==> inputs of garnet <==
==> flow/design.v <==
module LASER (
input CLK,
input RST,
input [3:0] X,
input [3:0] Y,
output reg [3:0] C1X,
output reg [3:0] C1Y,
output reg [3:0] C2X,
output reg [3:0] C2Y,
output reg DONE);
parameter LFSR_WIDTH = 10;
parameter [LFSR_WIDTH-1:0] threshold = 10'd150;
reg [LFSR_WIDTH-1:0] q;  
wire feedback;  
assign feedback = q[9] ^ q[6];
always @(posedge CLK) begin
    if (RST)
        q <= 10'h1;  
    else
        q <= {q[LFSR_WIDTH-2:0], feedback};  
end
wire [3:0] step;
assign step = (q[5])? 4'b0001: 4'b0010;   
reg [1:0] current_state;
reg [1:0] next_state;
parameter  INIT = 0;
parameter READ = 1;
parameter WALK = 2;
parameter OUTPUT = 3;
reg [5:0] cover_prev;  
reg [5:0] cover_current;  
reg [5:0] cover_max;  
reg [5:0] cnt;  
reg [3:0] corX [39:0];  
reg [3:0] corY [39:0];
reg [3:0] x1, y1, x2, y2;  
reg [3:0] tmpX1, tmpY1, tmpX2, tmpY2; 
reg [3:0] dx1, dy1, dx2, dy2;
reg [19:0] round;  
parameter MAX_ROUND = 20'd2000;
parameter [5:0] LAST = 6'd41;  
always @(posedge CLK) begin
  if (current_state == INIT) begin
    corX[cnt] <= X;
    corY[cnt] <= Y;
  end
  if (current_state == READ || next_state == READ) begin
    corX[cnt] <= X;
    corY[cnt] <= Y;
  end
end
always @(*) begin
  if (cnt == 6'd0 || cnt == LAST || next_state == READ || RST) begin
    dx1 = 4'd0; dy1 = 4'd0;
    dx2 = 4'd0; dy2 = 4'd0;
  end
  else if (next_state == WALK) begin
    dx1 = (tmpX1 > corX[cnt-6'd1])? tmpX1 - corX[cnt-6'd1] : corX[cnt-6'd1] - tmpX1;
    dy1 = (tmpY1 > corY[cnt-6'd1])? tmpY1 - corY[cnt-6'd1] : corY[cnt-6'd1] - tmpY1;
    dx2 = (tmpX2 > corX[cnt-6'd1])? tmpX2 - corX[cnt-6'd1] : corX[cnt-6'd1] - tmpX2;
    dy2 = (tmpY2 > corY[cnt-6'd1])? tmpY2 - corY[cnt-6'd1] : corY[cnt-6'd1] - tmpY2;
  end
  else begin
    dx1 = 4'd0; dy1 = 4'd0;
    dx2 = 4'd0; dy2 = 4'd0;
  end
end
always @(posedge CLK) begin
  if (RST)
    current_state <= INIT;
  else
    current_state <= next_state;
end
always @(*) begin
  case (current_state)
    INIT:
      next_state = (RST)? INIT: READ;
    READ:
      next_state = (cnt == 6'd39)? WALK: READ;
    WALK:  
      next_state = (round == MAX_ROUND)? OUTPUT: WALK;
    OUTPUT:
      next_state = INIT;
    default:
      next_state = INIT;
  endcase
end
always @(posedge CLK) begin
  if (RST)
    round <= 0;
  else if (current_state == OUTPUT)
    round <= 0;
  else if (current_state == WALK) begin
    if (cnt == LAST)
      round <= round + 1;
  end
end
always @(posedge CLK) begin
  if (RST) begin
    tmpX2 <= 4'd7; 
  end
  else if (current_state == OUTPUT) begin
    tmpX2 <= 4'd7;
  end
  else if (current_state == WALK && cnt == 6'd0) begin  
    if (q[5]) tmpX2 <= (x2+step < 16)? x2+step : 15; 
    else      tmpX2 <= (x2 > step) ? x2-step : 0;  
  end
end
always @(posedge CLK) begin
  if (RST) begin
    tmpY2 <= 4'd7;
  end
  else if (current_state == OUTPUT) begin
    tmpY2 <= 4'd7;
  end
  else if (current_state == WALK && cnt == 6'd0) begin  
    if (q[9]) tmpY2 <= (y2+step < 16)? y2+step : 15;
    else      tmpY2 <= (y2 > step)? y2-step : 0;  
  end
end
always @(posedge CLK) begin
  if (RST) begin
    tmpX1 <= 4'd7;
  end
  else if (current_state == OUTPUT) begin
    tmpX1 <= 4'd7;
  end
  else if (current_state == WALK && cnt == 6'd0) begin  
    if (q[0]) tmpX1 <= (x1+step < 16)? x1+step : 15;  
    else      tmpX1 <= (x1 > step)? x1-step : 0; 
  end
end
always @(posedge CLK) begin
  if (RST) begin
    tmpY1 <= 4'd7;
  end
  else if (current_state == OUTPUT) begin
    tmpY1 <= 4'd7;
  end
  else if (current_state == WALK && cnt == 6'd0) begin  
    if (q[3]) tmpY1 <= (y1+step < 16)? y1+step : 15; 
    else      tmpY1 <= (y1 > step)? y1-step : 0;  
  end
end
always @(posedge CLK) begin
  if (RST) begin
    x1 <= 4'd0; y1 <= 4'd0;
    x2 <= 4'd8; y2 <= 4'd8;
  end
  else if (current_state == OUTPUT) begin
    x1 <= 4'd0; y1 <= 4'd0;
    x2 <= 4'd8; y2 <= 4'd8;
  end
  else if (current_state == WALK) begin
    if (cnt == LAST) begin
      if(cover_current > cover_prev) begin
        x1 <= tmpX1; y1 <= tmpY1;
        x2 <= tmpX2; y2 <= tmpY2;
      end
      else begin  
        if (q < threshold) begin  
          x1 <= tmpX1; y1 <= tmpY1;
          x2 <= tmpX2; y2 <= tmpY2;
        end
      end
    end
  end
end
always @(posedge CLK) begin
  if (RST)
    cover_prev <= 6'd0;
  else if (current_state == OUTPUT)
    cover_prev <= 6'd0;
  else if (current_state == WALK) begin
    if(cnt == LAST) begin  
      if(cover_current > cover_prev)
        cover_prev <= cover_current;
      else begin  
        if (q < threshold)   
          cover_prev <= cover_current;
      end
    end
  end
end
always @(posedge CLK) begin
  if(RST)
    cover_current <= 6'd0;
  else if(next_state == OUTPUT)   
    cover_current <= 6'd0;
  else if(current_state == WALK) begin
    if(cnt > 0) begin
      if (cnt == LAST)
        cover_current <= 6'd0;
      else begin
        cover_current <= cover_current +
        ((dx1 + dy1 <= 4) || (dx1 == 3 && dy1 == 2) || (dx1 == 2 && dy1 == 3) ||
         (dx2 + dy2 <= 4) || (dx2 == 3 && dy2 == 2) || (dx2 == 2 && dy2 == 3));        
      end
    end
    else 
      cover_current <= 6'd0;
  end
  else
    cover_current <= 6'd0;
end
always @(posedge CLK) begin
  if(RST)
    cover_max <= 6'd0;
  else if(current_state == WALK) begin
    if(cnt == LAST) begin  
      if(cover_current > cover_max)
        cover_max <= cover_current;
    end
  end
  else if(current_state == OUTPUT)
    cover_max <= 0;
  else
    cover_max <= 0;
end
always @(posedge CLK) begin
  if (RST)
    cnt <= 0;
  else if (current_state == OUTPUT || next_state == OUTPUT)
    cnt <= 0;
  else if (next_state == READ)  
    cnt <= cnt + 1;
  else if (current_state == WALK) begin
      cnt <= (cnt == LAST)? 0: cnt+1;
  end
  else
    cnt <= 0;
end
always @(posedge CLK) begin
  if (RST) begin
    C1X <= 4'd7; C1Y <= 4'd7;
    C2X <= 4'd7; C2Y <= 4'd7;
  end
  else if (current_state == WALK) begin
    if(cnt == LAST) begin
      if(cover_current > cover_max) begin
        C1X <= tmpX1; C1Y <= tmpY1;
        C2X <= tmpX2; C2Y <= tmpY2;
      end
    end
  end
end
always @(posedge CLK) begin
  if(RST)
    DONE <= 1'b0;
  else if (next_state == OUTPUT)
    DONE <= 1'b1;
  else
    DONE <= 1'b0;
end
endmodule
==> flow/run.sh <==
#!/bin/bash
# the make line also repeats each setting of config.mk as NAME=value (left out here)
make -C /OpenROAD-flow-scripts/flow DESIGN_CONFIG=/design/flow/config.mk WORK_HOME=/design/flow/orfs CLKGATE_MAP_FILE= finish
==> flow/config.mk <==
export PLATFORM = sky130hd
export DESIGN_NAME = LASER
export DESIGN_NICKNAME = LASER
export VERILOG_FILES = /design/flow/design.v
export SDC_FILE = /design/flow/constraint.sdc
export NUM_CORES = 4
export LEC_CHECK = 0
export CAP_MARGIN = 20
export CELL_PAD_IN_SITES_DETAIL_PLACEMENT = 2
export CELL_PAD_IN_SITES_GLOBAL_PLACEMENT = 1
export CORE_MARGIN = 9
export CORE_UTILIZATION = 40
export GPL_ROUTABILITY_DRIVEN = 0
export MIN_ROUTING_LAYER = met2
export PLACE_DENSITY = 0.41
export SLEW_MARGIN = 20
==> flow/constraint.sdc <==
create_clock -name core_clock -period 8.87 [get_ports {CLK}]
set_input_delay 1.7740 -clock core_clock [delete_from_list [all_inputs] [get_ports {CLK}]]
set_output_delay 1.7740 -clock core_clock [all_outputs]
set_load 0.01 [all_outputs]
==> pepper: changes against garnet <==
==> flow/config.mk (replaced) <==
export PLATFORM = sky130hd
export DESIGN_NAME = LASER
export DESIGN_NICKNAME = LASER
export VERILOG_FILES = /design/flow/design.v
export SDC_FILE = /design/flow/constraint.sdc
export NUM_CORES = 4
export LEC_CHECK = 0
export ABC_AREA = 1
export CAP_MARGIN = 20
export CORE_MARGIN = 2
export CORE_UTILIZATION = 71
export CTS_CLUSTER_DIAMETER = 321
export CTS_CLUSTER_SIZE = 13
export PLACE_DENSITY_LB_ADDON = 0.02
export SETUP_SLACK_MARGIN = 0.84
export SLEW_MARGIN = 20
==> flow/constraint.sdc (replaced) <==
create_clock -name core_clock -period 4.88 [get_ports {CLK}]
set_input_delay 0.9760 -clock core_clock [delete_from_list [all_inputs] [get_ports {CLK}]]
set_output_delay 0.9760 -clock core_clock [all_outputs]
set_load 0.01 [all_outputs]
==> nickel: changes against garnet <==
==> flow/config.mk (replaced) <==
export PLATFORM = sky130hd
export DESIGN_NAME = LASER
export DESIGN_NICKNAME = LASER
export VERILOG_FILES = /design/flow/design.v
export SDC_FILE = /design/flow/constraint.sdc
export NUM_CORES = 4
export LEC_CHECK = 0
export CAP_MARGIN = 20
export CORE_MARGIN = 2
export CORE_UTILIZATION = 62
export CTS_CLUSTER_SIZE = 98
export SLEW_MARGIN = 20
==> flow/constraint.sdc (replaced) <==
create_clock -name core_clock -period 7.48 [get_ports {CLK}]
set_input_delay 1.4960 -clock core_clock [delete_from_list [all_inputs] [get_ports {CLK}]]
set_output_delay 1.4960 -clock core_clock [all_outputs]
set_load 0.01 [all_outputs]
==> quartz: changes against garnet <==
==> flow/config.mk (replaced) <==
export PLATFORM = sky130hd
export DESIGN_NAME = LASER
export DESIGN_NICKNAME = LASER
export VERILOG_FILES = /design/flow/design.v
export SDC_FILE = /design/flow/constraint.sdc
export NUM_CORES = 4
export LEC_CHECK = 0
export CAP_MARGIN = 20
export CORE_MARGIN = 2
export CORE_UTILIZATION = 40
export SLEW_MARGIN = 20
==> flow/constraint.sdc (replaced) <==
create_clock -name core_clock -period 6.0 [get_ports {CLK}]
set_input_delay 1.2000 -clock core_clock [delete_from_list [all_inputs] [get_ports {CLK}]]
set_output_delay 1.2000 -clock core_clock [all_outputs]
set_load 0.01 [all_outputs]
==> comparison table <==
Outcome: nickel no timing/DRC/antenna violations; garnet no timing/DRC/antenna violations; pepper complete, but fails checks; quartz no timing/DRC/antenna violations
Layout check failures: nickel -; garnet -; pepper setup timing; quartz -
Mux area share: nickel 0.122; garnet 0.122; pepper 0; quartz 0.122
Multi-input gate share of total cell area: nickel 0.334; garnet 0.328; pepper 0.340; quartz 0.326
Leakage power total: nickel 0.00743 uW; garnet 0.00751 uW; pepper 0.00891 uW; quartz 0.00779 uW
Total cell area reported by yosys after synthesis: nickel 19400 sq um; garnet 19400 sq um; pepper 20000 sq um; quartz 19400 sq um
GR Util met3: nickel 0.0401; garnet 0.390; pepper 0.0607; quartz 0.0336
Number of logic stages on the critical path including buffering: nickel 24; garnet 25; pepper 34; quartz 25
Library cells used by synthesis: nickel 78; garnet 78; pepper 56; quartz 78
Number of buffer and inverter instances along the worst setup path: nickel 2; garnet 2; pepper 7; quartz 4
Number of cell instances on the worst register-to-register path: nickel 24; garnet 25; pepper 34; quartz 25
Total of plain and repair buffers excluding clock buffers: nickel 47; garnet 49; pepper 185; quartz 96
Detailed-routed wire length on met3: nickel 2740 microns; garnet 23200 microns; pepper 5120 microns; quartz 2230 microns
Clock Power Share: nickel 0.377; garnet 0.401; pepper 0.318; quartz 0.375
Share of power burned in registers: nickel 0.479; garnet 0.449; pepper 0.457; quartz 0.454
Power figures rest on the tool's default switching activity, not on a simulated workload.
